`flow/constraint.sdc`:
```
create_clock -name core_clock -period 7.69 [get_ports {clk}]
set_input_delay 1.5380 -clock core_clock [delete_from_list [all_inputs] [get_ports {clk}]]
set_output_delay 1.5380 -clock core_clock [all_outputs]
set_load 0.01 [all_outputs]
```
`flow/design.v`:
```
`timescale 1ns / 1ps
module adder(
    input wire [7:0] in1,
    input wire [7:0] in2,
    input wire sub,  
    output wire [7:0] out
    );
    reg [7:0] tmp;
    wire s0,s1,s2,s3,s4,s5,s6,s7;
    wire co0,co1,co2,co3,co4,co5,co6,co7;
    fa f0(in1[0],in2[0],1'b0,s0,co0);
    fa f1(in1[1],in2[1],co0,s1,co1);
    fa f2(in1[2],in2[2],co1,s2,co2);
    fa f3(in1[3],in2[3],co2,s3,co3);
    fa f4(in1[4],in2[4],co3,s4,co4);
    fa f5(in1[5],in2[5],co4,s5,co5);
    fa f6(in1[6],in2[6],co5,s6,co6);
    fa f7(in1[7],in2[7],co6,s7,co7);  
    assign out = {s7,s6,s5,s4,s3,s2,s1,s0} + sub;
endmodule 
module fa( input A,
       input B,
       input CIN,
       output S,
       output COUT
       );
       assign S = A^B^CIN;
       assign COUT = (A&B) | (CIN&A) | (CIN&B);
endmodule
`timescale 1ns / 1ps
module multiplier(
    input wire [7:0] in1,
    input wire [7:0] in2,
    output wire [7:0] out 
    );
    wire [8:0] A_out1, A_out2, A_out3, A_out4, A_out5, A_out6, A_out7, A_out8;
    wire [7:0] Q_out1, Q_out2, Q_out3, Q_out4, Q_out5, Q_out6, Q_out7, Q_out8;
    wire q0_1, q0_2, q0_3, q0_4, q0_5, q0_6, q0_7, q0_8; 
    Booth B1 (
        9'h000,in1,in2,1'b0,
        A_out1,Q_out1,q0_1
        );
    Booth B2 (
        A_out1,in1,Q_out1,q0_1,
        A_out2,Q_out2,q0_2
        );
    Booth B3 (
        A_out2,in1,Q_out2,q0_2,
        A_out3,Q_out3,q0_3
        );
    Booth B4 (
        A_out3,in1,Q_out3,q0_3,
        A_out4,Q_out4,q0_4
        );
    Booth B5 (
        A_out4,in1,Q_out4,q0_4,
        A_out5,Q_out5,q0_5
        );
    Booth B6 (
        A_out5,in1,Q_out5,q0_5,
        A_out6,Q_out6,q0_6
        );
    Booth B7 (
        A_out6,in1,Q_out6,q0_6,
        A_out7,Q_out7,q0_7
        );
    Booth B8 (
        A_out7,in1,Q_out7,q0_7,
        A_out8,Q_out8,q0_8
        );
    assign out = A_out8[7:0];  
endmodule
module Booth(
    input [8:0] A_in,
    input [7:0] M,
    input [7:0] Q_in,
    input  q0,
    output reg [8:0] A_out,
    output reg [7:0] Q_out,
    output reg q0_out
    );
    wire [8:0] sum, diff;
    assign sum = A_in + {M[7], M};
    assign diff = A_in - {M[7], M};
    always@(A_in,Q_in,M,q0,sum,diff)
    begin
        case({Q_in[0],q0})
            2'b00,2'b11: {A_out, Q_out, q0_out} = {A_in[8], A_in, Q_in};
            2'b01: {A_out, Q_out, q0_out} = {sum[8], sum, Q_in};
            default: {A_out, Q_out, q0_out} = {diff[8], diff, Q_in};
        endcase
    end
endmodule
`timescale 1ns / 1ps
module register(
    input wire [7:0] din,
    input wire clk,
    input wire reset,
    input wire ld,
    output reg [7:0] data
    );
    always@(posedge clk or posedge reset)
    begin
        if(reset == 1)
            data <= 0;
        else if(ld == 1)
            data <= din;
    end
endmodule
`timescale 1ns / 1ps
module controller(
    input wire clk,
    input wire reset,
    output reg [3:0] state,
    output reg [9:0] load, mul_en, add1_en, add2_en, mul_read, add1_read, add2_read  
    );
    parameter [3:0] s1 = 4'b0000,
                    s2 = 4'b0001,
                    s3 = 4'b0011,
                    s4 = 4'b0010,
                    s5 = 4'b0110,
                    s6 = 4'b0111,
                    s7 = 4'b1111,
                    s8 = 4'b1110,
                    s9 = 4'b1010,
                    s10 = 4'b1011,
                    s11 = 4'b1001,
                    s12 = 4'b1000;
    reg not_first_flag;  
    always@(posedge clk or posedge reset)
    begin
        if(reset)
            begin
                state <= s1;
                not_first_flag <= 1'b0;
            end
        else
        begin
            if(state == s3)
                not_first_flag <= 1'b1;
            case(state)
                s1: state <= s2;
                s2: state <= s3;
                s3: state <= s4;
                s4: state <= s5;
                s5: state <= s6;
                s6: state <= s7;
                s7: state <= s8;
                s8: state <= s9;
                s9: state <= s10;
                s10: state <= s11;
                s11: state <= s12;
                s12: state <= s1;
                default: state <= s1;
            endcase
        end       
    end
    always@(*)
    begin
        load = 0;
        mul_en = 0;
        add1_en = 0;
        add2_en = 0;
        mul_read = 0;
        add1_read = 0;
        add2_read = 0;
        case(state)
            s1: 
                begin
                    load = 10'b0000000001;
                    if(not_first_flag)
                    begin
                        mul_en = 0; 
                        add1_en = 10'b1000001000; 
                        add2_en = 10'b0001000100; 
                        mul_read = 0; 
                        add1_read = 10'b0000000100;
                        add2_read = 0;
                    end
                end
            s2: 
                begin
                    load = 10'b0000000010;
                    if(not_first_flag)
                    begin
                        mul_en = 0; 
                        add1_en = 0; 
                        add2_en = 10'b0010001000; 
                        mul_read = 0; 
                        add1_read = 10'b0000001000;
                        add2_read = 0;
                    end
                end
            s3:
                begin
                    load = 10'b0000000100; 
                    mul_en = 0; 
                    add1_en = 0; 
                    add2_en = 0; 
                    mul_read = 0; 
                    add1_read = 0;
                    add2_read = 0;
                end
            s4:
                begin
                    load = 10'b0000001000;
                    mul_en = 0;
                    add1_en = 0; 
                    add2_en = 0; 
                    mul_read = 0;
                    add1_read = 0;
                    add2_read = 0;
                end
            s5:
                begin
                    load = 10'b0000010000;
                    mul_en = 0;
                    add1_en = 0; 
                    add2_en = 0; 
                    mul_read = 0;
                    add1_read = 0;
                    add2_read = 0;
                end
            s6:
                begin
                    load = 10'b0000100000;
                    mul_en = 10'b0000010001;  
                    add1_en = 0; 
                    add2_en = 0; 
                    mul_read = 0;
                    add1_read = 0;
                    add2_read = 0;
                end
            s7:
                begin
                    load = 10'b0001000000;
                    mul_en = 10'b0000100010;  
                    add1_en = 0; 
                    add2_en = 0; 
                    mul_read = 10'b0000000001;  
                    add1_read = 0;
                    add2_read = 0;
                end
            s8:
                begin
                    load = 10'b0010000000;  
                    mul_en = 10'b0001000100;  
                    add1_en = 0; 
                    add2_en = 0; 
                    mul_read = 10'b0000000010;  
                    add1_read = 0;
                    add2_read = 0;
                end
            s9:
                begin
                    load = 10'b0100000000;  
                    mul_en = 10'b0010001000;  
                    add1_en = 0; 
                    add2_en = 0; 
                    mul_read = 10'b0000000100;  
                    add1_read = 0;
                    add2_read = 0;
                end
            s10:
                begin
                    load = 10'b1000000000;  
                    mul_en = 0; 
                    add1_en = 10'b0100000001; 
                    add2_en = 0; 
                    mul_read = 10'b0000001000;  
                    add1_read = 0;
                    add2_read = 0;
                end
            s11:
                begin
                    load = 10'b0100000000;  
                    mul_en = 0; 
                    add1_en = 10'b1000000010; 
                    add2_en = 10'b0000010001; 
                    mul_read = 0; 
                    add1_read = 10'b0000000001;
                    add2_read = 0;
                end
            s12:
                begin
                    load = 10'b1000000000;  
                    mul_en = 0; 
                    add1_en = 10'b0100000100; 
                    add2_en = 10'b0000100010; 
                    mul_read = 0; 
                    add1_read = 10'b0000000010;
                    add2_read = 0;
                end
            default: 
                load = 0;
        endcase
    end
endmodule
`timescale 1ns / 1ps
module datapath(
    input wire clk,
    input wire reset,
    input wire [3:0] state,
    input wire [7:0] next_in,
    input wire [9:0] load, mul_en, add1_en, add2_en, mul_read, add1_read, add2_read,  
    output wire [7:0] r1,r2,r3,r4,r5,r6,r7,r8,r9,r10,  
    output reg [7:0] f
    );
    parameter [3:0] s1 = 4'b0000,
                    s2 = 4'b0001,
                    s3 = 4'b0011,
                    s4 = 4'b0010,
                    s5 = 4'b0110,
                    s6 = 4'b0111,
                    s7 = 4'b1111,
                    s8 = 4'b1110,
                    s9 = 4'b1010,
                    s10 = 4'b1011,
                    s11 = 4'b1001,
                    s12 = 4'b1000;
    wire [7:0] sum1,sum2,prod;  
    reg [7:0] add11,add12,add21,add22,mul1,mul2;
    reg not_first_flag;  
    adder A1(add11,add12,1'b0,sum1);  
    adder A2(add21,~add22,1'b1,sum2);  
    multiplier M1(mul1,mul2,prod);
    register reg1((load[0]) ? next_in : (mul_read[0]) ? prod : (add1_read[0]) ? sum1 : (add2_read[0]) ? sum2 : 8'b0,
        clk,reset,
        load[0] || mul_read[0] || add1_read[0] || add2_read[0],
        r1);
    register reg2((load[1]) ? next_in : (mul_read[1]) ? prod : (add1_read[1]) ? sum1 : (add2_read[1]) ? sum2 : 8'b0,
        clk,reset,
        load[1] || mul_read[1] || add1_read[1] || add2_read[1],
        r2);
    register reg3((load[2]) ? next_in : (mul_read[2]) ? prod : (add1_read[2]) ? sum1 : (add2_read[2]) ? sum2 : 8'b0,
        clk,reset,
        load[2] || mul_read[2] || add1_read[2] || add2_read[2],
        r3);
    register reg4((load[3]) ? next_in : (mul_read[3]) ? prod : (add1_read[3]) ? sum1 : (add2_read[3]) ? sum2 : 8'b0,
        clk,reset,
        load[3] || mul_read[3] || add1_read[3] || add2_read[3],
        r4);
    register reg5((load[4]) ? next_in : (mul_read[4]) ? prod : (add1_read[4]) ? sum1 : (add2_read[4]) ? sum2 : 8'b0,
        clk,reset,
        load[4] || mul_read[4] || add1_read[4] || add2_read[4],
        r5);
    register reg6((load[5]) ? next_in : (mul_read[5]) ? prod : (add1_read[5]) ? sum1 : (add2_read[5]) ? sum2 : 8'b0,
        clk,reset,
        load[5] || mul_read[5] || add1_read[5] || add2_read[5],
        r6);
    register reg7((load[6]) ? next_in : (mul_read[6]) ? prod : (add1_read[6]) ? sum1 : (add2_read[6]) ? sum2 : 8'b0,
        clk,reset,
        load[6] || mul_read[6] || add1_read[6] || add2_read[6],
        r7);
    register reg8((load[7]) ? next_in : (mul_read[7]) ? prod : (add1_read[7]) ? sum1 : (add2_read[7]) ? sum2 : 8'b0,
        clk,reset,
        load[7] || mul_read[7] || add1_read[7] || add2_read[7],
        r8);
    register reg9((load[8]) ? next_in : (mul_read[8]) ? prod : (add1_read[8]) ? sum1 : (add2_read[8]) ? sum2 : 8'b0,
        clk,reset,
        load[8] || mul_read[8] || add1_read[8] || add2_read[8],
        r9);
    register reg10((load[9]) ? next_in : (mul_read[9]) ? prod : (add1_read[9]) ? sum1 : (add2_read[9]) ? sum2 : 8'b0,
        clk,reset,
        load[9] || mul_read[9] || add1_read[9] || add2_read[9],
        r10);
    always@(posedge clk or posedge reset)
    begin
        if(reset)
        begin
            f <= 0;     
            not_first_flag <= 1'b0;
        end
        else
        begin
            case(state)
                s1, s2, s3:
                    if(not_first_flag)
                        f <= sum2;
                s4:
                    not_first_flag <= 1'b1;
                s12:
                    f <= sum2;
                default: ;
            endcase
        end
    end
    always@(posedge clk)
    begin
        case(state)
            s1:
                begin
                    if(not_first_flag)
                    begin
                        add11 <= r4;
                        add12 <= r10;
                        add21 <= sum1;
                        add22 <= r7;
                    end
                end
            s2:
                begin
                    if(not_first_flag)
                    begin
                        add21 <= sum1;
                        add22 <= r8;
                    end
                end
            s6:  
                begin
                    mul1 <= r1;
                    mul2 <= r5;
                end
            s7:  
                begin
                    mul1 <= r2;
                    mul2 <= r6;
                end
            s8:  
                begin
                    mul1 <= r3;
                    mul2 <= r7;
                end
            s9:  
                begin
                    mul1 <= r4;
                    mul2 <= r8;
                end
            s10:  
                begin
                    add11 <= r1;
                    add12 <= r9;
                end
            s11:  
                begin
                    add11 <= r2;
                    add12 <= r10;
                    add21 <= sum1;
                    add22 <= r5;
                end
            s12:  
                begin
                    add11 <= r3;
                    add12 <= r9;
                    add21 <= sum1;
                    add22 <= r6;
                end
            default: ;
        endcase
    end
endmodule
`timescale 1ns / 1ps
module top(
    input wire clk,
    input wire reset,
    input wire [7:0] next_in,
    output wire [7:0] f
    );
    wire [7:0] r1,r2,r3,r4,r5,r6,r7,r8,r9,r10;  
    wire [9:0] load, mul_en, add1_en, add2_en, mul_read, add1_read, add2_read;
    wire [3:0] state;
    controller C1(
        clk,
        reset,
        state,
        load, mul_en, add1_en, add2_en, mul_read, add1_read, add2_read  
    );
    datapath DP1(
        clk,
        reset,
        state,
        next_in,
        load, mul_en, add1_en, add2_en, mul_read, add1_read, add2_read,  
        r1,r2,r3,r4,r5,r6,r7,r8,r9,r10,  
        f
    );
endmodule
```
`flow/config.mk`:
```
export PLATFORM = sky130hd
export DESIGN_NAME = top
export DESIGN_NICKNAME = top
export VERILOG_FILES = /design/flow/design.v
export SDC_FILE = /design/flow/constraint.sdc
export NUM_CORES = 4
export LEC_CHECK = 0
export ABC_AREA = 1
export CAP_MARGIN = 20
export CELL_PAD_IN_SITES_GLOBAL_PLACEMENT = 0
export CORE_MARGIN = 2
export CORE_UTILIZATION = 72
export CTS_CLUSTER_DIAMETER = 133
export CTS_CLUSTER_SIZE = 81
export PLACE_DENSITY_LB_ADDON = 0.01
export SLEW_MARGIN = 20
```
`flow/run.sh`:
```
#!/bin/bash
# the make line also repeats each setting of config.mk as NAME=value (left out here)
make -C /OpenROAD-flow-scripts/flow DESIGN_CONFIG=/design/flow/config.mk WORK_HOME=/design/flow/orfs CLKGATE_MAP_FILE= finish
```
==> run summary, run 1 <==
Implementation results. Die outline height landed at 132.0 um. HPWL reported at the end of detailed placement landed at 29100 um. Number of levels in the clock H-tree landed at 4. After synthesis, the most frequently instantiated cells are 523 x sky130_fd_sc_hd__nand2_1, 183 x sky130_fd_sc_hd__inv_1, 145 x sky130_fd_sc_hd__nand3_1. Gate count after technology mapping landed at 1657. Global-route total usage across every layer landed at 90.17%. Share of the synthesized netlist area taken by xor and xnor gates landed at 2.449%. The first error in the log reads "[ERROR GRT-0116] Global routing finished with congestion. Check the congestion regions in the DRC Viewer". Counting flops with an async set or reset pin after synthesis yields a share of 66.20%. In this run the clock root is driven by a sky130_fd_sc_hd__clkbuf_16. The horizontal die dimension reported for this design is 132.0 um.

A synthesized cell averages 7.123 um2. Overall die area landed at 17430 um2. Area of the placeable core landed at 15940 um2. Number of synthesized flops with an enable pin landed at 48.

For reference, full adder, half adder and majority cells occupy 9.901% of the area reported after synthesis. Share of the core filled by cells before placement landed at 74.03%. Simple logic cell fraction of the synthesized area landed at 34.23%.

Quantity of I/O buffers inserted on ports landed at 17. The synthesized design spends more area on one cell type than any other, namely sky130_fd_sc_hd__dfrtp_1. The most common cell in the synthesized netlist is sky130_fd_sc_hd__nand2_1.

Floorplan net count landed at 1749. The netlist uses 44 different library cells. The share of synthesized area in the top cell type comes to 19.93%. Proportion of synthesized chip area in sequential cells landed at 32.14%. Placement-stage cell area landed at 13730 um2. The flow did not finish. AND-OR/OR-AND share of the synthesized area landed at 13.40%. Mux cell area share after synthesis landed at 0.08481%. Area figure in the yosys stat output landed at 11800 um2. In the synthesized netlist the dominant register cell turns out to be sky130_fd_sc_hd__dfrtp_1.

Counting the buffers created by CTS gives 17. Number of synthesized register bits landed at 142. It got as far as global routing and failed there. Number of cell instances after yosys synthesis landed at 1657. The clock passes through at most 2 buffers. The synthesis log from Yosys contains 4 warnings. Site row count landed at 46. The global route stage reports its total congestion overflow as 244. Number of sinks handled by clock tree synthesis landed at 142.

Final estimated routing congestion in global placement landed at 1.002. According to the I/O placement log, the pin count is 18. The main area contributors are sky130_fd_sc_hd__dfrtp_1 20%, sky130_fd_sc_hd__nand2_1 17%, sky130_fd_sc_hd__edfxtp_1 12%.

Yosys shows that the main logic family after synthesis is simple AND/OR/NAND/NOR gates. Total standard cell area after synthesis landed at 11800 um2.
==> per-stage QoR <==
step | setup slack, ns | cells
after floorplan | 0.00007283 | 1657
after global placement | -0.4442 | 2046
after detailed placement | -0.8778 | 2046
after CTS | -0.5676 | 2133
==> repair_timing <==
item,in CTS
endpoints found under the hold margin,0
hold buffers,0
setup buffers,55
pin swaps,101
cloned,0
endpoints found under the setup margin,32
resized,143
==> per-layer routing <==
| metal | GRT overflow | global-route usage (%) |
|---|---|---|
| met5 | 1 | 47.50 |
| met4 | 93 | 95.95 |
| met3 | 10 | 81.01 |
| met2 | 132 | 100.3 |
| met1 | 8 | 88.79 |
==> inputs of run 2 (changes only) <==
CTS_CLUSTER_SIZE = 20   (was 81)
HOLD_SLACK_MARGIN = 0.27   (was unset)
PLACE_DENSITY_LB_ADDON = 0.2   (was 0.01)
SETUP_SLACK_MARGIN = 2.57   (was unset)
clock period = 8.67 ns   (was 7.69 ns; I/O delays follow)
==> run 2 against run 1 <==
Net effect:
- the run again fails in global routing
- area after synthesis is the same
- synthesized cell count did not move
- die size did not move
==> run summary, run 2 <==
Implementation results. Result of the run: stopped before the end (unchanged). The last stage reached is global routing (unchanged). First reported error: [ERROR GRT-0232] Routing congestion too high. Check the congestion heatmap in the GUI (was [ERROR GRT-0116] Global routing finished with congestion. Check the congestion regions in the DRC Viewer.). Die span in x landed at 132.0 um (unchanged). The area figure in the yosys stat output was 11800 um2 (unchanged). The mux cell area share after synthesis came to 0.08481% (unchanged).

The TritonCTS buffer count was 17 (unchanged). The number of sinks handled by clock tree synthesis came to 142 (unchanged). The overall die area came to 17430 um2 (unchanged). Quantity of I/O buffers inserted on ports landed at 17 (unchanged). Post-synthesis cell type count landed at 44 (unchanged). The die outline height came to 132.0 um (unchanged). The root buffer cell was sky130_fd_sc_hd__clkbuf_16 (unchanged). The proportion of synthesized chip area in sequential cells was 32.14% (unchanged).

The maximum clock path buffer count was 2 (unchanged). HPWL reported at the end of detailed placement landed at 26240 um (was 29100 um). The flip-flop cell with the highest count after synthesis is sky130_fd_sc_hd__dfrtp_1 (unchanged). For this run, the total global-route usage over all layers was measured as 79.65%. The library cell with the largest summed area after synthesis is sky130_fd_sc_hd__dfrtp_1 (unchanged). The number of cell instances after yosys synthesis was 1657 (unchanged). The most common cell in the synthesized netlist is sky130_fd_sc_hd__nand2_1 (unchanged). Gate count after technology mapping landed at 1657 (unchanged). The number of levels in the clock H-tree was 4 (unchanged).

The number of warnings printed during yosys synthesis was 4 (unchanged). Share of the synthesized netlist area taken by xor and xnor gates landed at 2.449% (unchanged). The share of async-settable or async-resettable flops after synthesis was 66.20% (unchanged). Number of synthesized register bits landed at 142 (unchanged). The floorplan net count was 1749 (unchanged). The total standard cell area after synthesis was 11800 um2 (unchanged).

The dominant kind of combinational cell is simple AND/OR/NAND/NOR gates (unchanged). Share of the core filled by cells before placement landed at 74.03% (unchanged). Ranking of synthesized cells by instance count: 523 x sky130_fd_sc_hd__nand2_1, 183 x sky130_fd_sc_hd__inv_1, 145 x sky130_fd_sc_hd__nand3_1 (unchanged).

I/O pin count landed at 18 (unchanged). Area share of the largest cell type after synthesis landed at 19.93% (unchanged). Synthesized-area fraction occupied by adder cells landed at 9.901% (unchanged). Area of the placeable core landed at 15940 um2 (unchanged).

The final estimated routing congestion in global placement is 0.9655 (was 1.002). The cts-stage hold buffer count was 0 (unchanged). The simple logic cell fraction of the synthesized area is 34.23% (unchanged).

Largest cells by area after synthesis: sky130_fd_sc_hd__dfrtp_1 20%, sky130_fd_sc_hd__nand2_1 17%, sky130_fd_sc_hd__edfxtp_1 12% (unchanged). The number of synthesized flops with an enable pin was 48 (unchanged). The AND-OR/OR-AND share of the synthesized area came to 13.40% (unchanged). The site row count was 46 (unchanged). Global routing finished with a remaining overflow of 51.

Mean post-synth cell area landed at 7.123 um2 (unchanged).
run 2: repair_timing:
| item | in CTS |
|---|---|
| hold endpoints to repair | 0 |
| pin swaps | 56 |
| setup buffers | 46 |
| resized | 81 |
| endpoints found under the setup margin | 32 |
run 2: metal layers:
metal / GRT usage (%) / GRT overflow
met5: 29.44 / 1
met4: 77.36 / 28
met3: 65.97 / 1
met2: 94.30 / 20
met1: 81.37 / 1
run 2: metrics by stage:
stage	instances	total power, W	instance area [um2]	utilization, %	setup slack (ns)
2_1_floorplan	1657	0.001250	12210	-	1.239
3_3_place_gp	1861	0.001415	12550	78.72	0.3259
3_5_place_dp	1861	0.001445	12550	78.72	0.04526
4_1_cts	1939	0.002193	13800	86.57	0.4573
==> inputs of run 3 (changes only) <==
ABC_AREA = unset   (was 1)
CELL_PAD_IN_SITES_GLOBAL_PLACEMENT = unset   (was 0)
CORE_UTILIZATION = 70   (was 72)
CTS_CLUSTER_DIAMETER = unset   (was 133)
CTS_CLUSTER_SIZE = unset   (was 20)
HOLD_SLACK_MARGIN = unset   (was 0.27)
PLACE_DENSITY_LB_ADDON = unset   (was 0.2)
SETUP_SLACK_MARGIN = -0.43   (was 2.57)
clock period = 5.33 ns   (was 8.67 ns; I/O delays follow)
==> run 3 against run 2 <==
Net effect:
- the run again fails in global routing
- die size rose by 2.6%
- area after synthesis fell by 0.13%
- synthesized cell count fell by 22%
==> run summary, run 3 <==
Implementation results. The most common cell in the synthesized netlist is sky130_fd_sc_hd__nand2_1 (unchanged). The worst-case setup slack after placement came to -5.241 ns (was 0.04526 ns). Result of the run: stopped before the end (unchanged). Ranking of synthesized cells by instance count: 160 x sky130_fd_sc_hd__nand2_1, 106 x sky130_fd_sc_hd__nor2_1, 94 x sky130_fd_sc_hd__dfrtp_1 (was 523 x sky130_fd_sc_hd__nand2_1, 183 x sky130_fd_sc_hd__inv_1, 145 x sky130_fd_sc_hd__nand3_1).

The HPWL reported at the end of detailed placement came to 25960 um (was 26240 um). Total standard cell area after synthesis landed at 11790 um2 (was 11800 um2). Share of async-settable or async-resettable flops after synthesis landed at 66.20% (unchanged). The last stage reached was global routing (unchanged). Number of levels in the clock H-tree landed at 4 (unchanged).

The share of the synthesized netlist area taken by xor and xnor gates was 9.086% (was 2.449%). The simple logic cell fraction of the synthesized area was 16.81% (was 34.23%). The overall die area was 17890 um2 (was 17430 um2). Largest cells by area after synthesis: sky130_fd_sc_hd__dfrtp_1 20%, sky130_fd_sc_hd__edfxtp_1 12%, sky130_fd_sc_hd__mux2_2 6.9% (was sky130_fd_sc_hd__dfrtp_1 20%, sky130_fd_sc_hd__nand2_1 17%, sky130_fd_sc_hd__edfxtp_1 12%). Mean post-synth cell area landed at 9.166 um2 (was 7.123 um2). The proportion of synthesized chip area in sequential cells came to 32.18% (was 32.14%). The area figure in the yosys stat output came to 11790 um2 (was 11800 um2). The flip-flop cell with the highest count after synthesis was sky130_fd_sc_hd__dfrtp_1 (unchanged).

Quantity of I/O buffers inserted on ports landed at 17 (unchanged). Maximum clock path buffer count landed at 2 (unchanged). Number of sinks handled by clock tree synthesis landed at 142 (unchanged). The cts-stage hold buffer count is 0 (unchanged). The die outline height came to 133.8 um (was 132.0 um). The library cell with the largest summed area after synthesis is sky130_fd_sc_hd__dfrtp_1 (unchanged). The final estimated routing congestion in global placement was 0.9644 (was 0.9655). Post-synthesis cell type count landed at 97 (was 44). The die span in x was 133.8 um (was 132.0 um). The site row count is 47 (was 46). Post-placement cell count landed at 1718 (was 1861).

The gate count after technology mapping was 1286 (was 1657). The root buffer cell is sky130_fd_sc_hd__clkbuf_16 (unchanged). Number of warnings printed during yosys synthesis landed at 4 (unchanged). The dominant kind of combinational cell was AND-OR/OR-AND gates (was simple AND/OR/NAND/NOR gates).

The number of cell instances after yosys synthesis is 1286 (was 1657). The number of synthesized register bits came to 142 (unchanged). The mux cell area share after synthesis is 8.248% (was 0.08481%). Synthesized-area fraction occupied by adder cells landed at 9.914% (was 9.901%). Floorplan net count landed at 1378 (was 1749). Area of the placeable core landed at 16520 um2 (was 15940 um2). Area share of the largest cell type after synthesis landed at 19.96% (was 19.93%). Share of the core filled by cells before placement landed at 71.33% (was 74.03%). The I/O pin count is 18 (unchanged). TritonCTS buffer count landed at 17 (unchanged). AND-OR/OR-AND share of the synthesized area landed at 19.27% (was 13.40%). The number of synthesized flops with an enable pin was 48 (unchanged).
-- run 3: what timing repair did --
action	4_1_cts
pin swaps	17
resized	22
setup buffers	17
endpoints found under the hold margin	0
endpoints found under the setup margin	32
-- run 3: through the flow --
stage	instance area, um2	power (W)
CTS	15020	0.003679
detailed placement	14190	0.002373
global placement	14190	0.002332
floorplan	12060	0.002066
==> inputs of run 4 (changes only) <==
CORE_UTILIZATION = 36   (was 70)
SETUP_SLACK_MARGIN = unset   (was -0.43)
clock period = 11.6 ns   (was 5.33 ns; I/O delays follow)
==> run 4 against run 3 <==
Net effect:
- now clean on timing, DRC and antenna
- area after synthesis stayed put
- synthesized cell count stayed put
- die size is 91% higher
==> run summary, run 4 <==
Status on the layout run. Ranking of synthesized cells by instance count: 160 x sky130_fd_sc_hd__nand2_1, 106 x sky130_fd_sc_hd__nor2_1, 94 x sky130_fd_sc_hd__dfrtp_1 (unchanged). Total congestion overflow after global routing landed at 0. Summing over the stages, the warning tally comes to 28. Total sequential power landed at 0.000706 W. Overall die area landed at 34210 um2 (was 17890 um2).

Total length of routed wires landed at 32330 um. Gate count after technology mapping landed at 1286 (unchanged). The worst-case setup slack after placement came to -0.04217 ns (was -5.241 ns). TritonCTS built the clock tree. Number of hold violations in the final report landed at 0. Total standard cell area after synthesis landed at 11790 um2 (unchanged). Endpoint arrival time on the critical path landed at 11.41 ns. Summed over all routing layers, the global router reports a total usage of 18.92%.

Area growth from synthesis to layout landed at 13.31%. The flow reports that combinational logic draws 23.6% of the design power. The final layout contains 1391 nets. According to the timing report, the critical path is captured at DP1.reg2.data[7]$_DFFE_PP0P_. Looking at the critical path, the single cell with the biggest stage delay is sky130_fd_sc_hd__mux4_2. Of all nets on the critical path, the largest fanout is 9.

The most common cell in the synthesized netlist is sky130_fd_sc_hd__nand2_1 (unchanged). AND-OR/OR-AND share of the synthesized area landed at 19.27% (unchanged). Between clock sinks in the finished design, the worst skew comes to 0.008322 ns. In the final timing run, aggregate negative setup slack is 0 ns. The worst register-to-register path depth is 51.

Mux cell area share after synthesis landed at 8.248% (unchanged). First-iteration detailed-routing DRC count landed at 1116. Number of cells on the worst hold path landed at 2. STA puts the critical path data required time at 11.89 ns. Via count of the first global-routing pass landed at 9423.

Number of warnings printed during yosys synthesis landed at 4 (unchanged). The number of levels in the clock H-tree was 4 (unchanged). Post-route total power landed at 0.001654 W. The final route contains 9955 vias.

The clock reaches the later pin of the worst-skew pair after 0.42 ns. Delay contributed by the slowest stage of the critical path landed at 0.49 ns. The final estimated routing congestion in global placement came to 0.8953 (was 0.9644). Register-to-register path setup slack landed at 0.48 ns. Looking at the reg2reg group, the worst path ends at DP1.reg2.data[7]$_DFFE_PP0P_. The root buffer cell is sky130_fd_sc_hd__clkbuf_16 (unchanged). Number of max-slew violations in the final report landed at 0. TritonRoute reported its final design rule violation total as 0. In the power breakdown, the internal column shows 0.001160 W. For the combinational group, total power comes out at 0.000390 W.

The area share of the largest cell type after synthesis was 19.96% (unchanged). For this run, the script counts the antenna cells in the layout as 0. The share of async-settable or async-resettable flops after synthesis is 66.20% (unchanged). STA classifies the critical path endpoint as a flop. Final cycle utilization of the critical path landed at 95.88%.

The detail route stage leaves a number of antenna-violating nets equal to 0. The dominant kind of combinational cell was AND-OR/OR-AND gates (unchanged). The cell family contributing the most delay on the critical path is AND-OR/OR-AND gates.

The quantity of I/O buffers inserted on ports came to 17 (unchanged). First-pass iteration count of the detailed router landed at 12. Logic depth of the worst setup path including buffers landed at 51. The launch point of the worst min-delay path is recorded as DP1.not_first_flag$_DFFE_PP0P_. The largest share of the power goes to registers.

Final worst hold slack landed at 0.4965 ns. Maximum ir drop on the vdd rail landed at 0.0001191 V. For hold timing, the worst endpoint is DP1.not_first_flag$_DFFE_PP0P_. According to the timing report, the critical path is launched from DP1.mul1[0]$_DFFE_PP_.

The maximum clock path buffer count came to 2 (unchanged). Worst-margin pin slew landed at 1.043 ns. The end-of-flow timing check tallies setup violations at 0.

Synthesized-area fraction occupied by adder cells landed at 9.914% (unchanged). The worst path meets setup with 0.4778 ns of slack. The power report puts the net switching power at 0.0004942 W. The library cell with the largest summed area after synthesis is sky130_fd_sc_hd__dfrtp_1 (unchanged). The flip-flop cell with the highest count after synthesis was sky130_fd_sc_hd__dfrtp_1 (unchanged). Largest cells by area after synthesis: sky130_fd_sc_hd__dfrtp_1 20%, sky130_fd_sc_hd__edfxtp_1 12%, sky130_fd_sc_hd__mux2_2 6.9% (unchanged).

In this run, power in the clock network comes to 0.000559 W. The I/O pin count is 18 (unchanged). The proportion of synthesized chip area in sequential cells is 32.18% (unchanged). Power per cell area landed at 123.9 nW/um2. Per the post-run analysis, buffers plus inverters along the critical path come to 5.

Via density per instance landed at 5.676. The number of synthesized register bits was 142 (unchanged). The leakage component of the power was reported as 5.537 nW. The floorplan net count was 1378 (unchanged). The setup path with the least slack is of type reg -> reg. In this design, the critical path's most frequently occurring cell is sky130_fd_sc_hd__ha_1. Initial antenna violation count landed at 0. The share of the core filled by cells before placement was 36.41% (was 71.33%). Checking hold timing, the worst path is listed with class reg -> reg. Die span in x landed at 185.0 um (was 133.8 um). Share of the synthesized netlist area taken by xor and xnor gates landed at 9.086% (unchanged). Post-route core utilization landed at 41.26%. Derived from the worst setup path, the maximum achievable clock frequency is 89.91 MHz. Die outline height landed at 185.0 um (was 133.8 um). Time the final worst path needs with I/O delays and setup landed at 11.12 ns.

Result of the run: complete, no violations (was stopped before the end). Site row count landed at 66 (was 47). Per the timing report, the most critical flop-to-flop path originates at DP1.mul1[0]$_DFFE_PP_. After detailed routing, the average wire length per cell comes to 18.43 um. Normalized max-slew margin landed at 29.90%. The number of synthesized flops with an enable pin is 48 (unchanged). On the worst setup and hold paths after CTS, the clock-pin slew comes to 0.06 ns. Post-synthesis cell type count landed at 97 (unchanged).

Entering global routing, the biggest net connects 74 pins. Number of sinks handled by clock tree synthesis landed at 142 (unchanged). TritonCTS buffer count landed at 17 (unchanged). Simple logic cell fraction of the synthesized area landed at 16.81% (unchanged).

The mean post-synth cell area was 9.166 um2 (unchanged). The run reported a max-capacitance violation count of 0. The first global-routing pass estimated 51340 um of wire. The number of cell instances after yosys synthesis was 1286 (unchanged).

The area of the placeable core is 32370 um2 (was 16520 um2). In this run, the clock network consumes 33.8% of the power. The script computed the net switching share of total power as 29.88%. STA classifies the critical path startpoint as a flop. HPWL reported at the end of detailed placement landed at 23690 um (was 25960 um). The power report attributes to the sequential group a share of 42.7%.

Area figure in the yosys stat output landed at 11790 um2 (unchanged).
run 4: stage by stage:
stage                     instance area (um2)  instances
final                                   13360       1754
after global routing                    13360       1754
after CTS                               13110       1741
after detailed placement                12490       1708
after global placement                  12480       1707
after floorplan                         11790       1286
run 4: area by class of cell:
type                            count  area [um2]
Fill cell                        3225       19010
Multi-Input combinational cell   1009        7635
Sequential cell                   142        3794
Tap cell                          442       553.0
Timing Repair Buffer               64       520.5
Clock buffer                       20       479.2
Inverter                           65       245.2
Clock inverter                     12       130.1
run 4: metal layers:
metal  track usage [%]  part of all wire, %
met2             30.13                   46
met3             3.323                  5.9
met1             26.12                   45
met5                 0                    0
met4             5.937                  2.6
run 4: timing repair:
item,CTS,global route
cloned,0,0
pin swaps,1,10
hold buffers,0,0
endpoints found under the setup margin,4,12
setup buffers,1,13
resized,0,33
==> inputs of run 5 (changes only) <==
ABC_AREA = 0   (was unset)
CELL_PAD_IN_SITES_DETAIL_PLACEMENT = 0   (was unset)
CELL_PAD_IN_SITES_GLOBAL_PLACEMENT = 2   (was unset)
CORE_UTILIZATION = 59   (was 36)
CTS_CLUSTER_SIZE = 65   (was unset)
GPL_TIMING_DRIVEN = 1   (was unset)
MAX_ROUTING_LAYER = met5   (was unset)
MIN_ROUTING_LAYER = met2   (was unset)
PLACE_DENSITY_LB_ADDON = 0.21   (was unset)
SETUP_SLACK_MARGIN = 0.37   (was unset)
clock period = 15.5 ns   (was 11.6 ns; I/O delays follow)
==> run 5 against run 4 <==
Net effect:
- the flow now stops in global placement without I/O
- area after synthesis stayed put
- die size is 38% lower
- synthesized cell count stayed put
==> run summary, run 5 <==
Implementation results. The overall die area is 21130 um2 (was 34210 um2). The total standard cell area after synthesis is 11790 um2 (unchanged). The site row count came to 51 (was 66). Number of synthesized register bits landed at 142 (unchanged). The simple logic cell fraction of the synthesized area was 16.81% (unchanged). The share of async-settable or async-resettable flops after synthesis is 66.20% (unchanged).

The number of cell instances after yosys synthesis came to 1286 (unchanged). The synthesized-area fraction occupied by adder cells was 9.914% (unchanged). The dominant kind of combinational cell was AND-OR/OR-AND gates (unchanged).

The library cell with the largest summed area after synthesis is sky130_fd_sc_hd__dfrtp_1 (unchanged). Area of the placeable core landed at 19530 um2 (was 32370 um2). The number of warnings printed during yosys synthesis is 4 (unchanged). The floorplan net count came to 1378 (unchanged). The flip-flop cell with the highest count after synthesis is sky130_fd_sc_hd__dfrtp_1 (unchanged). Number of synthesized flops with an enable pin landed at 48 (unchanged).

The area figure in the yosys stat output is 11790 um2 (unchanged). Mux cell area share after synthesis landed at 8.248% (unchanged). The mean post-synth cell area is 9.166 um2 (unchanged). Largest cells by area after synthesis: sky130_fd_sc_hd__dfrtp_1 20%, sky130_fd_sc_hd__edfxtp_1 12%, sky130_fd_sc_hd__mux2_2 6.9% (unchanged).

Proportion of synthesized chip area in sequential cells landed at 32.18% (unchanged). The post-synthesis cell type count is 97 (unchanged). The AND-OR/OR-AND share of the synthesized area is 19.27% (unchanged).

The share of the core filled by cells before placement came to 60.37% (was 36.41%). The first error in the log reads "[ERROR FLW-0024] Place density exceeds 1.0 (current PLACE_DENSITY_LB_ADDON =  0.21). Please check if the value of  PLACE_DENSITY_LB_ADDON is between 0 and 0.99". Share of the synthesized netlist area taken by xor and xnor gates landed at 9.086% (unchanged). The most common cell in the synthesized netlist was sky130_fd_sc_hd__nand2_1 (unchanged).

Ranking of synthesized cells by instance count: 160 x sky130_fd_sc_hd__nand2_1, 106 x sky130_fd_sc_hd__nor2_1, 94 x sky130_fd_sc_hd__dfrtp_1 (unchanged). The die outline height came to 145.3 um (was 185.0 um). Gate count after technology mapping landed at 1286 (unchanged).

The die span in x is 145.3 um (was 185.0 um). The run ended at global placement without I/O. Result of the run: stopped before the end (was complete, no violations). Area share of the largest cell type after synthesis landed at 19.96% (unchanged).
==> inputs of run 6 (changes only) <==
ABC_AREA = unset   (was 0)
CAP_MARGIN = 30   (was 20)
CELL_PAD_IN_SITES_DETAIL_PLACEMENT = unset   (was 0)
CELL_PAD_IN_SITES_GLOBAL_PLACEMENT = 1   (was 2)
CORE_ASPECT_RATIO = 0.92   (was unset)
CORE_UTILIZATION = 72   (was 59)
CTS_CLUSTER_DIAMETER = 54   (was unset)
CTS_CLUSTER_SIZE = 61   (was 65)
GPL_TIMING_DRIVEN = unset   (was 1)
HOLD_SLACK_MARGIN = 0.08   (was unset)
MAX_ROUTING_LAYER = unset   (was met5)
MIN_ROUTING_LAYER = unset   (was met2)
PLACE_DENSITY_LB_ADDON = 0.03   (was 0.21)
SETUP_SLACK_MARGIN = 1.24   (was 0.37)
TNS_END_PERCENT = 40   (was unset)
clock period = 6.27 ns   (was 15.5 ns; I/O delays follow)
==> run 6 against run 5 <==
Net effect:
- the flow again stops in global placement without I/O
- synthesized cell count is the same
- area after synthesis is the same
- die size shrank 18%
==> run summary, run 6 <==
Implementation results. Result of the run: stopped before the end (unchanged). The last stage reached is global placement without I/O (unchanged). First reported error: [ERROR FLW-0024] Place density exceeds 1.0 (current PLACE_DENSITY_LB_ADDON =  0.03). Please check if the value of  PLACE_DENSITY_LB_ADDON is between 0 and 0.99 (was [ERROR FLW-0024] Place density exceeds 1.0 (current PLACE_DENSITY_LB_ADDON =  0.21). Please check if the value of  PLACE_DENSITY_LB_ADDON is between 0 and 0.99.). The most common cell in the synthesized netlist was sky130_fd_sc_hd__nand2_1 (unchanged). The mean post-synth cell area is 9.166 um2 (unchanged).

Proportion of synthesized chip area in sequential cells landed at 32.18% (unchanged). Area figure in the yosys stat output landed at 11790 um2 (unchanged). The number of synthesized register bits was 142 (unchanged). The site row count was 44 (was 51). The floorplan net count came to 1378 (unchanged). The area share of the largest cell type after synthesis was 19.96% (unchanged).

The total standard cell area after synthesis is 11790 um2 (unchanged). The gate count after technology mapping is 1286 (unchanged). Overall die area landed at 17410 um2 (was 21130 um2). The number of synthesized flops with an enable pin came to 48 (unchanged).

Mux cell area share after synthesis landed at 8.248% (unchanged). The dominant kind of combinational cell was AND-OR/OR-AND gates (unchanged). Die outline height landed at 126.7 um (was 145.3 um). The simple logic cell fraction of the synthesized area was 16.81% (unchanged).

The AND-OR/OR-AND share of the synthesized area was 19.27% (unchanged). Synthesized-area fraction occupied by adder cells landed at 9.914% (unchanged). The area of the placeable core is 15910 um2 (was 19530 um2). The flip-flop cell with the highest count after synthesis was sky130_fd_sc_hd__dfrtp_1 (unchanged). Ranking of synthesized cells by instance count: 160 x sky130_fd_sc_hd__nand2_1, 106 x sky130_fd_sc_hd__nor2_1, 94 x sky130_fd_sc_hd__dfrtp_1 (unchanged). Post-synthesis cell type count landed at 97 (unchanged). The share of async-settable or async-resettable flops after synthesis was 66.20% (unchanged). Largest cells by area after synthesis: sky130_fd_sc_hd__dfrtp_1 20%, sky130_fd_sc_hd__edfxtp_1 12%, sky130_fd_sc_hd__mux2_2 6.9% (unchanged).

The number of cell instances after yosys synthesis came to 1286 (unchanged). The number of warnings printed during yosys synthesis was 4 (unchanged). The library cell with the largest summed area after synthesis was sky130_fd_sc_hd__dfrtp_1 (unchanged). Share of the synthesized netlist area taken by xor and xnor gates landed at 9.086% (unchanged). The share of the core filled by cells before placement was 74.09% (was 60.37%). The die span in x is 137.4 um (was 145.3 um).
==> inputs of run 7 (changes only) <==
ABC_AREA = 1   (was unset)
CAP_MARGIN = 20   (was 30)
CELL_PAD_IN_SITES_GLOBAL_PLACEMENT = 0   (was 1)
CORE_ASPECT_RATIO = unset   (was 0.92)
CTS_CLUSTER_DIAMETER = 133   (was 54)
CTS_CLUSTER_SIZE = 20   (was 61)
HOLD_SLACK_MARGIN = 0.29   (was 0.08)
PLACE_DENSITY_LB_ADDON = 0.2   (was 0.03)
SETUP_SLACK_MARGIN = 2.56   (was 1.24)
TNS_END_PERCENT = unset   (was 40)
clock period = 8.64 ns   (was 6.27 ns; I/O delays follow)
==> run 7 against run 6 <==
Net effect:
- the flow stops in global routing
- area after synthesis grew 0.13%
- die size grew 0.12%
- synthesized cell count rose by 29%
==> run summary, run 7 <==
Implementation results. Result of the run: stopped before the end (unchanged). The last stage reached was global routing (was global placement without I/O). First reported error: [ERROR GRT-0232] Routing congestion too high. Check the congestion heatmap in the GUI (was [ERROR FLW-0024] Place density exceeds 1.0 (current PLACE_DENSITY_LB_ADDON =  0.03). Please check if the value of  PLACE_DENSITY_LB_ADDON is between 0 and 0.99.). TritonCTS buffer count landed at 17. Cts-stage hold buffer count landed at 0.

The most common cell in the synthesized netlist is sky130_fd_sc_hd__nand2_1 (unchanged). Number of levels in the clock H-tree landed at 4. The floorplan net count is 1749 (was 1378).

The overall die area came to 17430 um2 (was 17410 um2). Number of warnings printed during yosys synthesis landed at 4 (unchanged). Looking at the clock tree report, the root buffer type is sky130_fd_sc_hd__clkbuf_16.

According to the dpl log, the detail-placed design has an HPWL of 25990 um. Ranking of synthesized cells by instance count: 523 x sky130_fd_sc_hd__nand2_1, 183 x sky130_fd_sc_hd__inv_1, 145 x sky130_fd_sc_hd__nand3_1 (was 160 x sky130_fd_sc_hd__nand2_1, 106 x sky130_fd_sc_hd__nor2_1, 94 x sky130_fd_sc_hd__dfrtp_1). Number of sinks handled by clock tree synthesis landed at 142.

Counting along the longest clock path gives a buffer depth of 2. Final estimated routing congestion in global placement landed at 1.001. The dominant kind of combinational cell is simple AND/OR/NAND/NOR gates (was AND-OR/OR-AND gates). The global route stage reports its total congestion overflow as 16. The post-synthesis cell type count was 44 (was 97). The area share of the largest cell type after synthesis was 19.93% (was 19.96%). Area of the placeable core landed at 15940 um2 (was 15910 um2).

The library cell with the largest summed area after synthesis was sky130_fd_sc_hd__dfrtp_1 (unchanged). Number of synthesized flops with an enable pin landed at 48 (unchanged). Site row count landed at 46 (was 44). The gate count after technology mapping is 1657 (was 1286). The number of synthesized register bits was 142 (unchanged). The synthesized-area fraction occupied by adder cells came to 9.901% (was 9.914%).

The share of the synthesized netlist area taken by xor and xnor gates is 2.449% (was 9.086%). The simple logic cell fraction of the synthesized area was 34.23% (was 16.81%). 18 I/O pins were placed. Mux cell area share after synthesis landed at 0.08481% (was 8.248%). The flip-flop cell with the highest count after synthesis was sky130_fd_sc_hd__dfrtp_1 (unchanged). Area figure in the yosys stat output landed at 11800 um2 (was 11790 um2).

Worst-case setup slack after placement landed at 0.07808 ns. Die outline height landed at 132.0 um (was 126.7 um). The total standard cell area after synthesis came to 11800 um2 (was 11790 um2).

Share of the core filled by cells before placement landed at 74.03% (was 74.09%). Largest cells by area after synthesis: sky130_fd_sc_hd__dfrtp_1 20%, sky130_fd_sc_hd__nand2_1 17%, sky130_fd_sc_hd__edfxtp_1 12% (was sky130_fd_sc_hd__dfrtp_1 20%, sky130_fd_sc_hd__edfxtp_1 12%, sky130_fd_sc_hd__mux2_2 6.9%). The global routing report lists combined usage of all routing layers as 79.58%. The proportion of synthesized chip area in sequential cells is 32.14% (was 32.18%). AND-OR/OR-AND share of the synthesized area landed at 13.40% (was 19.27%). The share of async-settable or async-resettable flops after synthesis was 66.20% (unchanged). During placement, the flow inserted port buffers numbering 17.

The die span in x was 132.0 um (was 137.4 um). Mean post-synth cell area landed at 7.123 um2 (was 9.166 um2). The number of cell instances after yosys synthesis was 1657 (was 1286).
run 7: metal layers:
layer	overflow	global-route usage, %
met5	0	23.61
met4	4	80.86
met3	1	65.44
met1	0	81.31
met2	11	93.46
run 7: timing repair:
action	in CTS
resized	55
pin swaps	64
setup buffers	39
endpoints found under the hold margin	0
setup endpoints to repair	32
run 7: stage by stage:
stage          hold WS (ns)  instance area (um2)  total power [W]  utilization [%]  cells
3_5_place_dp         0.4652                12560         0.001454            78.81   1863
4_1_cts              0.4908                13700         0.002241            85.93   1934
3_3_place_gp         0.4502                12560         0.001423            78.81   1863
2_1_floorplan        0.4339                12210         0.001254                -   1657
==> inputs of run 8 (changes only) <==
ABC_AREA = unset   (was 1)
CELL_PAD_IN_SITES_GLOBAL_PLACEMENT = unset   (was 0)
CORE_UTILIZATION = 66   (was 72)
CTS_CLUSTER_DIAMETER = unset   (was 133)
CTS_CLUSTER_SIZE = unset   (was 20)
HOLD_SLACK_MARGIN = unset   (was 0.29)
PLACE_DENSITY_LB_ADDON = unset   (was 0.2)
SETUP_SLACK_MARGIN = 2.52   (was 2.56)
==> run 8 against run 7 <==
Net effect:
- now fails the layout checks on setup timing
- die size increased by 8.7%
- area after synthesis decreased by 0.13%
- synthesized cell count decreased by 22%
==> run summary, run 8 <==
Status on the layout run. Before antenna repair, the detailed router went through 14 iterations. The violation tally recorded at the end of detailed-routing iteration 0 is 1898. Summed over all layers, the global routing overflow is 0. Proportion of synthesized chip area in sequential cells landed at 32.18% (was 32.14%). Combinational cells account for 25.8% of the total power. Logic depth of the worst setup path including buffers landed at 49. The number of cell instances after yosys synthesis is 1286 (was 1657).

Total of fill cells in the finished design landed at 860. The area share of the largest cell type after synthesis came to 19.96% (was 19.93%). Final cell count without fillers landed at 1767. Number of cells traversed by the worst register-to-register path landed at 49.

Final net count landed at 1621. Combinational gate power landed at 0.000572 W. On the critical path the largest part of the delay comes from AND-OR/OR-AND gates. The area of the placeable core came to 17360 um2 (was 15940 um2). The gate count after technology mapping is 1286 (was 1657). The AND-OR/OR-AND share of the synthesized area came to 19.27% (was 13.40%). In the final run the clock tree shows a worst skew of 0.008914 ns. Final setup violation count landed at 32. Count of unresolved DRC violations after routing landed at 0. Quantity of I/O buffers inserted on ports landed at 17 (unchanged). Antenna repair during routing inserted a diode count of 0. Maximum number of pins on one net before global-route repair landed at 74. At the pin with the least slew margin, the transition time is 1.233 ns.

The share of async-settable or async-resettable flops after synthesis came to 66.20% (unchanged). The flip-flop cell with the highest count after synthesis is sky130_fd_sc_hd__dfrtp_1 (unchanged). The simple logic cell fraction of the synthesized area is 16.81% (was 34.23%).

Floorplan net count landed at 1378 (was 1749). Per STA, the startpoint of the critical path is DP1.mul1[0]$_DFFE_PP_. The root buffer cell is sky130_fd_sc_hd__clkbuf_16 (unchanged). Ranking of synthesized cells by instance count: 160 x sky130_fd_sc_hd__nand2_1, 106 x sky130_fd_sc_hd__nor2_1, 94 x sky130_fd_sc_hd__dfrtp_1 (was 523 x sky130_fd_sc_hd__nand2_1, 183 x sky130_fd_sc_hd__inv_1, 145 x sky130_fd_sc_hd__nand3_1). Buffers plus inverters on the worst setup path landed at 5.

Of all nets on the critical path, the largest fanout is 4. Initial antenna violation count landed at 2. The final estimated routing congestion in global placement was 0.9945 (was 1.001). The sequential power reported by the tool is 0.000953 W.

The library cell with the largest summed area after synthesis was sky130_fd_sc_hd__dfrtp_1 (unchanged). The via count of the first global-routing pass was 11310. Overall die area landed at 18940 um2 (was 17430 um2). Area of all placed cells without fillers landed at 15320 um2. The worst setup path is launched from a flop. Post-placement cell count landed at 1698 (was 1863). Pins over their slew limit in the final report were tallied at 0.

Number of warnings printed during yosys synthesis landed at 4 (unchanged). Area growth from synthesis to layout landed at 30.01%. The largest individual stage delay along the critical path comes from the cell sky130_fd_sc_hd__mux4_2. TritonCTS buffer count landed at 17 (unchanged). The routed layout has 11770 vias. The critical path is of the reg -> reg type.

Looking at the group totals, the largest power group turns out to be registers. Setup repair after global routing could not meet its margin everywhere. Power per cell area landed at 144.7 nW/um2.

The required time at the worst endpoint is listed as 8.94 ns. Summed over all routing layers, the global router reports a total usage of 40.48%. The dominant kind of combinational cell is AND-OR/OR-AND gates (was simple AND/OR/NAND/NOR gates). Per the layout area report, the register area comes to 3794 um2. The site row count was 48 (was 46). Number of cells on the worst hold path landed at 1. The registers of the reported paths see a clock transition of 0.06 ns. Data arrives at the worst endpoint at 10.81 ns.

For flop-to-flop paths, the worst setup slack is -1.88 ns. Per the hold report, the tightest min-delay path originates at DP1.reg10.data[0]$_DFFE_PP0P_. The die span in x came to 137.6 um (was 132.0 um). Result of the run: failed layout checks (was stopped before the end). Routed length per placed instance landed at 22.26 um.

The path with the worst hold slack has its endpoint at DP1.reg10.data[0]$_DFFE_PP0P_. Synthesized-area fraction occupied by adder cells landed at 9.914% (was 9.901%). Looking at the power breakdown, sequential logic takes 43.0% of the total. The number of synthesized flops with an enable pin was 48 (unchanged).

Summed over the clock group, the power is 0.000693 W. The timing report shows the most common cell along the critical path to be sky130_fd_sc_hd__ha_4. Maximum clock path buffer count landed at 2 (unchanged). The I/O pin count was 18 (unchanged). The power report lists cell-internal power as 0.001500 W. Share of the synthesized netlist area taken by xor and xnor gates landed at 9.086% (was 2.449%). The total standard cell area after synthesis came to 11790 um2 (was 11800 um2).

The number of levels in the clock H-tree is 4 (unchanged). Achievable clock frequency landed at 95.07 MHz. Slack of the critical path landed at -1.879 ns. Insertion delay to the later sink of the worst-skew pair landed at 0.43 ns.

The die outline height came to 137.6 um (was 132.0 um). Global-route wire length before repair landed at 58460 um. The cts-stage hold buffer count was 0 (unchanged). Max-cap violations in this run came to 0. Largest cells by area after synthesis: sky130_fd_sc_hd__dfrtp_1 20%, sky130_fd_sc_hd__edfxtp_1 12%, sky130_fd_sc_hd__mux2_2 6.9% (was sky130_fd_sc_hd__dfrtp_1 20%, sky130_fd_sc_hd__nand2_1 17%, sky130_fd_sc_hd__edfxtp_1 12%). The number of sinks handled by clock tree synthesis was 142 (unchanged).

The mux cell area share after synthesis is 8.248% (was 0.08481%). TritonCTS built the clock tree. The most critical min-delay path falls under reg -> reg. Delay contributed by the slowest stage of the critical path landed at 0.49 ns.

For this run, the detailed router reports a per-instance via density of 6.658. The share of the core filled by cells before placement was 67.91% (was 74.03%). Placement-stage cell area landed at 14020 um2 (was 12560 um2). The critical path ends at DP1.reg1.data[7]$_DFFE_PP0P_. Number of hold violations in the final report landed at 0. Count of tool warnings landed at 33. Worst-case setup slack after placement landed at -1.838 ns (was 0.07808 ns).

Time the final worst path needs with I/O delays and setup landed at 10.52 ns. The worst setup path is captured at a flop. Number of nets with antenna violations after routing landed at 0. Logic area landed at 8129 um2.

Number of synthesized register bits landed at 142 (unchanged). The worst path uses 121.7% of the clock period. The most common cell in the synthesized netlist was sky130_fd_sc_hd__nand2_1 (unchanged). Leakage component of the power landed at 6.730 nW. Maximum ir drop on the vdd rail landed at 0.0001871 V. In this run the power spent charging and discharging nets is 0.0007176 W. Mean post-synth cell area landed at 9.166 um2 (was 7.123 um2). Normalized max-slew margin landed at 17.16%.

In this run the critical register-to-register path is launched from DP1.mul1[0]$_DFFE_PP_. Part of the power in the clock network landed at 31.2%. The layout checks failed on setup timing. The detailed router reported a total wirelength of 39330 um. The HPWL reported at the end of detailed placement is 26390 um (was 25990 um). Net switching is 32.36% of the power. Post-synthesis cell type count landed at 97 (was 44). Area figure in the yosys stat output landed at 11790 um2 (was 11800 um2). STA lists the endpoint of the worst register-to-register path as DP1.reg1.data[7]$_DFFE_PP0P_.
## run 8: metrics by stage
stage                     hold WS [ns]  utilization, %  total power (W)  setup TNS [ns]
after floorplan                 0.4415               -         0.001274          -21.85
after global placement          0.4722           80.76         0.001453          -27.01
after detailed placement        0.4811           80.76         0.001483          -31.16
after CTS                       0.4954           85.38         0.002164          -26.29
after global routing            0.5169           88.29         0.002284          -47.98
final                           0.5015           88.29         0.002217          -34.72
## run 8: what timing repair did
item                                    4_1_cts  5_1_grt
hold endpoints to repair                      0        0
endpoints found under the setup margin       32       32
resized                                      25       71
pin swaps                                    40       52
setup buffers                                19       18
## run 8: cell type report
| class | count | share of cell area, % |
|---|---|---|
| Inverter | 65 | 1.633 |
| Timing Repair Buffer | 294 | 15.13 |
| Clock buffer | 19 | 2.825 |
| Sequential cell | 142 | 24.76 |
| Tap cell | 225 | 1.837 |
| Clock inverter | 13 | 0.7756 |
| Multi-Input combinational cell | 1009 | 53.05 |
## run 8: per-layer routing
| layer | GRT usage, % | vias up | routed length (um) |
|---|---|---|---|
| li1 | - | 5202 | - |
| met2 | 65.17 | 803 | 18410 |
| met3 | 9.088 | 235 | 3881 |
| met1 | 51.12 | 5525 | 14510 |
| met5 | 0 | - | 0 |
| met4 | 21.19 | 0 | 2524 |
==> inputs of run 9 (changes only) <==
ABC_AREA = 1   (was unset)
CORE_UTILIZATION = 72   (was 66)
CTS_CLUSTER_SIZE = 15   (was unset)
PLACE_DENSITY_LB_ADDON = 0.04   (was unset)
SETUP_SLACK_MARGIN = 2.19   (was 2.52)
clock period = 7.67 ns   (was 8.64 ns; I/O delays follow)
==> run 9 against run 8 <==
Net effect:
- the run now fails in global routing
- die size fell by 8.0%
- area after synthesis increased by 0.13%
- synthesized cell count grew 29%
==> run summary, run 9 <==
Implementation results. The area share of the largest cell type after synthesis came to 19.93% (was 19.96%). Mean post-synth cell area landed at 7.123 um2 (was 9.166 um2). The number of warnings printed during yosys synthesis was 4 (unchanged).

Proportion of synthesized chip area in sequential cells landed at 32.14% (was 32.18%). The TritonCTS buffer count is 17 (unchanged). The stage where the run came to a stop is global routing.

The post-placement cell count came to 2018 (was 1698). The number of levels in the clock H-tree was 4 (unchanged). The placement-stage cell area came to 13740 um2 (was 14020 um2).

Result of the run: stopped before the end (was failed layout checks). The quantity of I/O buffers inserted on ports came to 17 (unchanged). HPWL reported at the end of detailed placement landed at 29380 um (was 26390 um).

Gate count after technology mapping landed at 1657 (was 1286). The root buffer cell is sky130_fd_sc_hd__clkbuf_16 (unchanged). The area figure in the yosys stat output came to 11800 um2 (was 11790 um2). Synthesized-area fraction occupied by adder cells landed at 9.901% (was 9.914%). The flip-flop cell with the highest count after synthesis was sky130_fd_sc_hd__dfrtp_1 (unchanged).

Ranking of synthesized cells by instance count: 523 x sky130_fd_sc_hd__nand2_1, 183 x sky130_fd_sc_hd__inv_1, 145 x sky130_fd_sc_hd__nand3_1 (was 160 x sky130_fd_sc_hd__nand2_1, 106 x sky130_fd_sc_hd__nor2_1, 94 x sky130_fd_sc_hd__dfrtp_1). Share of async-settable or async-resettable flops after synthesis landed at 66.20% (unchanged). The worst-case setup slack after placement came to -0.8216 ns (was -1.838 ns). Global routing used 76.90% of the available tracks. The floorplan net count came to 1749 (was 1378). Total standard cell area after synthesis landed at 11800 um2 (was 11790 um2). Maximum clock path buffer count landed at 2 (unchanged). Simple logic cell fraction of the synthesized area landed at 34.23% (was 16.81%). The number of synthesized flops with an enable pin is 48 (unchanged).

After global routing the overflow that remains totals 1. The most common cell in the synthesized netlist is sky130_fd_sc_hd__nand2_1 (unchanged). Number of sinks handled by clock tree synthesis landed at 142 (unchanged). The number of synthesized register bits came to 142 (unchanged). Area of the placeable core landed at 15940 um2 (was 17360 um2). Post-synthesis cell type count landed at 44 (was 97).

The final estimated routing congestion in global placement is 0.9987 (was 0.9945). The mux cell area share after synthesis is 0.08481% (was 8.248%). The dominant kind of combinational cell was simple AND/OR/NAND/NOR gates (was AND-OR/OR-AND gates).

Largest cells by area after synthesis: sky130_fd_sc_hd__dfrtp_1 20%, sky130_fd_sc_hd__nand2_1 17%, sky130_fd_sc_hd__edfxtp_1 12% (was sky130_fd_sc_hd__dfrtp_1 20%, sky130_fd_sc_hd__edfxtp_1 12%, sky130_fd_sc_hd__mux2_2 6.9%). The library cell with the largest summed area after synthesis is sky130_fd_sc_hd__dfrtp_1 (unchanged). I/O pin count landed at 18 (unchanged). Die outline height landed at 132.0 um (was 137.6 um). The share of the synthesized netlist area taken by xor and xnor gates is 2.449% (was 9.086%). Die span in x landed at 132.0 um (was 137.6 um).

Site row count landed at 46 (was 48). The number of cell instances after yosys synthesis was 1657 (was 1286). The overall die area was 17430 um2 (was 18940 um2).

The AND-OR/OR-AND share of the synthesized area came to 13.40% (was 19.27%). The tool reported: "[ERROR GRT-0116] Global routing finished with congestion. Check the congestion regions in the DRC Viewer". Share of the core filled by cells before placement landed at 74.03% (was 67.91%).
[run 9: per-layer routing]
layer / track usage [%] / GRT overflow
met1: 79.23 / 0
met2: 93.98 / 1
met3: 62.44 / 0
met4: 70.41 / 0
met5: 21.67 / 0
[run 9: metrics by stage]
step / util (%) / total power [W]
floorplan: - / 0.001413
global placement: 86.19 / 0.001597
detailed placement: 86.19 / 0.001643
CTS: 94.03 / 0.002556
[run 9: timing repair]
item / CTS
hold endpoints to repair: 0
pin swaps: 55
resized: 80
endpoints found under the setup margin: 32
buffers inserted: 42
hold buffers: 0
==> inputs of run 10 (changes only) <==
ABC_AREA = 0   (was 1)
CTS_CLUSTER_DIAMETER = 400   (was unset)
CTS_CLUSTER_SIZE = 95   (was 15)
PLACE_DENSITY = 0.36   (was unset)
PLACE_DENSITY_LB_ADDON = unset   (was 0.04)
SETUP_SLACK_MARGIN = -0.61   (was 2.19)
clock period = 6.2 ns   (was 7.67 ns; I/O delays follow)
==> run 10 against run 9 <==
Net effect:
- the flow again stops in global routing
- area after synthesis down 0.13%
- die size down 0.13%
- synthesized cell count down 22%
==> run summary, run 10 <==
Implementation results. Ranking of synthesized cells by instance count: 160 x sky130_fd_sc_hd__nand2_1, 106 x sky130_fd_sc_hd__nor2_1, 94 x sky130_fd_sc_hd__dfrtp_1 (was 523 x sky130_fd_sc_hd__nand2_1, 183 x sky130_fd_sc_hd__inv_1, 145 x sky130_fd_sc_hd__nand3_1). Post-synthesis cell type count landed at 97 (was 44). The most common cell in the synthesized netlist is sky130_fd_sc_hd__nand2_1 (unchanged). Mux cell area share after synthesis landed at 8.248% (was 0.08481%).

The root buffer cell was sky130_fd_sc_hd__clkbuf_16 (unchanged). Floorplan net count landed at 1378 (was 1749). Largest cells by area after synthesis: sky130_fd_sc_hd__dfrtp_1 20%, sky130_fd_sc_hd__edfxtp_1 12%, sky130_fd_sc_hd__mux2_2 6.9% (was sky130_fd_sc_hd__dfrtp_1 20%, sky130_fd_sc_hd__nand2_1 17%, sky130_fd_sc_hd__edfxtp_1 12%). First reported error: [ERROR GRT-0232] Routing congestion too high. Check the congestion heatmap in the GUI (was [ERROR GRT-0116] Global routing finished with congestion. Check the congestion regions in the DRC Viewer.).

The number of sinks handled by clock tree synthesis was 142 (unchanged). The maximum clock path buffer count is 2 (unchanged). HPWL reported at the end of detailed placement landed at 28280 um (was 29380 um). The TritonCTS buffer count is 17 (unchanged). The proportion of synthesized chip area in sequential cells was 32.18% (was 32.14%).

Result of the run: stopped before the end (unchanged). The final estimated routing congestion in global placement was 1.023 (was 0.9987). The overall die area was 17410 um2 (was 17430 um2).

The gate count after technology mapping was 1286 (was 1657). The global routing report lists combined usage of all routing layers as 80.35%. The last stage reached is global routing (unchanged). Number of warnings printed during yosys synthesis landed at 4 (unchanged). Worst-case setup slack after placement landed at -4.356 ns (was -0.8216 ns). Share of async-settable or async-resettable flops after synthesis landed at 66.20% (unchanged). The die span in x came to 132.0 um (about the same).

The area figure in the yosys stat output was 11790 um2 (was 11800 um2). The die outline height is 132.0 um (about the same). The share of the core filled by cells before placement was 73.94% (was 74.03%). Area of the placeable core landed at 15940 um2 (unchanged). The dominant kind of combinational cell is AND-OR/OR-AND gates (was simple AND/OR/NAND/NOR gates). Total standard cell area after synthesis landed at 11790 um2 (was 11800 um2). The I/O pin count was 18 (unchanged). The number of levels in the clock H-tree is 4 (unchanged). Number of cell instances after yosys synthesis landed at 1286 (was 1657). AND-OR/OR-AND share of the synthesized area landed at 19.27% (was 13.40%). The library cell with the largest summed area after synthesis is sky130_fd_sc_hd__dfrtp_1 (unchanged). The flip-flop cell with the highest count after synthesis is sky130_fd_sc_hd__dfrtp_1 (unchanged). The site row count is 46 (unchanged). Number of synthesized register bits landed at 142 (unchanged). Share of the synthesized netlist area taken by xor and xnor gates landed at 9.086% (was 2.449%).

Simple logic cell fraction of the synthesized area landed at 16.81% (was 34.23%). The mean post-synth cell area was 9.166 um2 (was 7.123 um2). The area share of the largest cell type after synthesis is 19.96% (was 19.93%).

The synthesized-area fraction occupied by adder cells is 9.914% (was 9.901%). Post-placement cell count landed at 1692 (was 2018). Number of synthesized flops with an enable pin landed at 48 (unchanged).

The global route stage reports its total congestion overflow as 182. Cts-stage hold buffer count landed at 0 (unchanged). The quantity of I/O buffers inserted on ports was 17 (unchanged).
-- run 10: metrics by stage --
stage          power, W  utilization [%]  cell area [um2]  hold WS, ns
4_1_cts        0.003235            93.93            14970       0.5170
3_5_place_dp   0.002070            87.91            14020       0.4966
2_1_floorplan  0.001776                -            12060       0.4415
3_3_place_gp   0.002015            87.91            14020       0.4737
-- run 10: timing repair --
item / 4_1_cts
gates resized: 17
endpoints found under the setup margin: 32
buffers inserted: 33
pin swaps: 32
-- run 10: per-layer routing --
layer  track usage (%)  overflow
met2             96.76        99
met5             19.17         0
met1             79.18         1
met3             64.59         1
met4             86.96        81
Power and IR drop assume default switching activity.
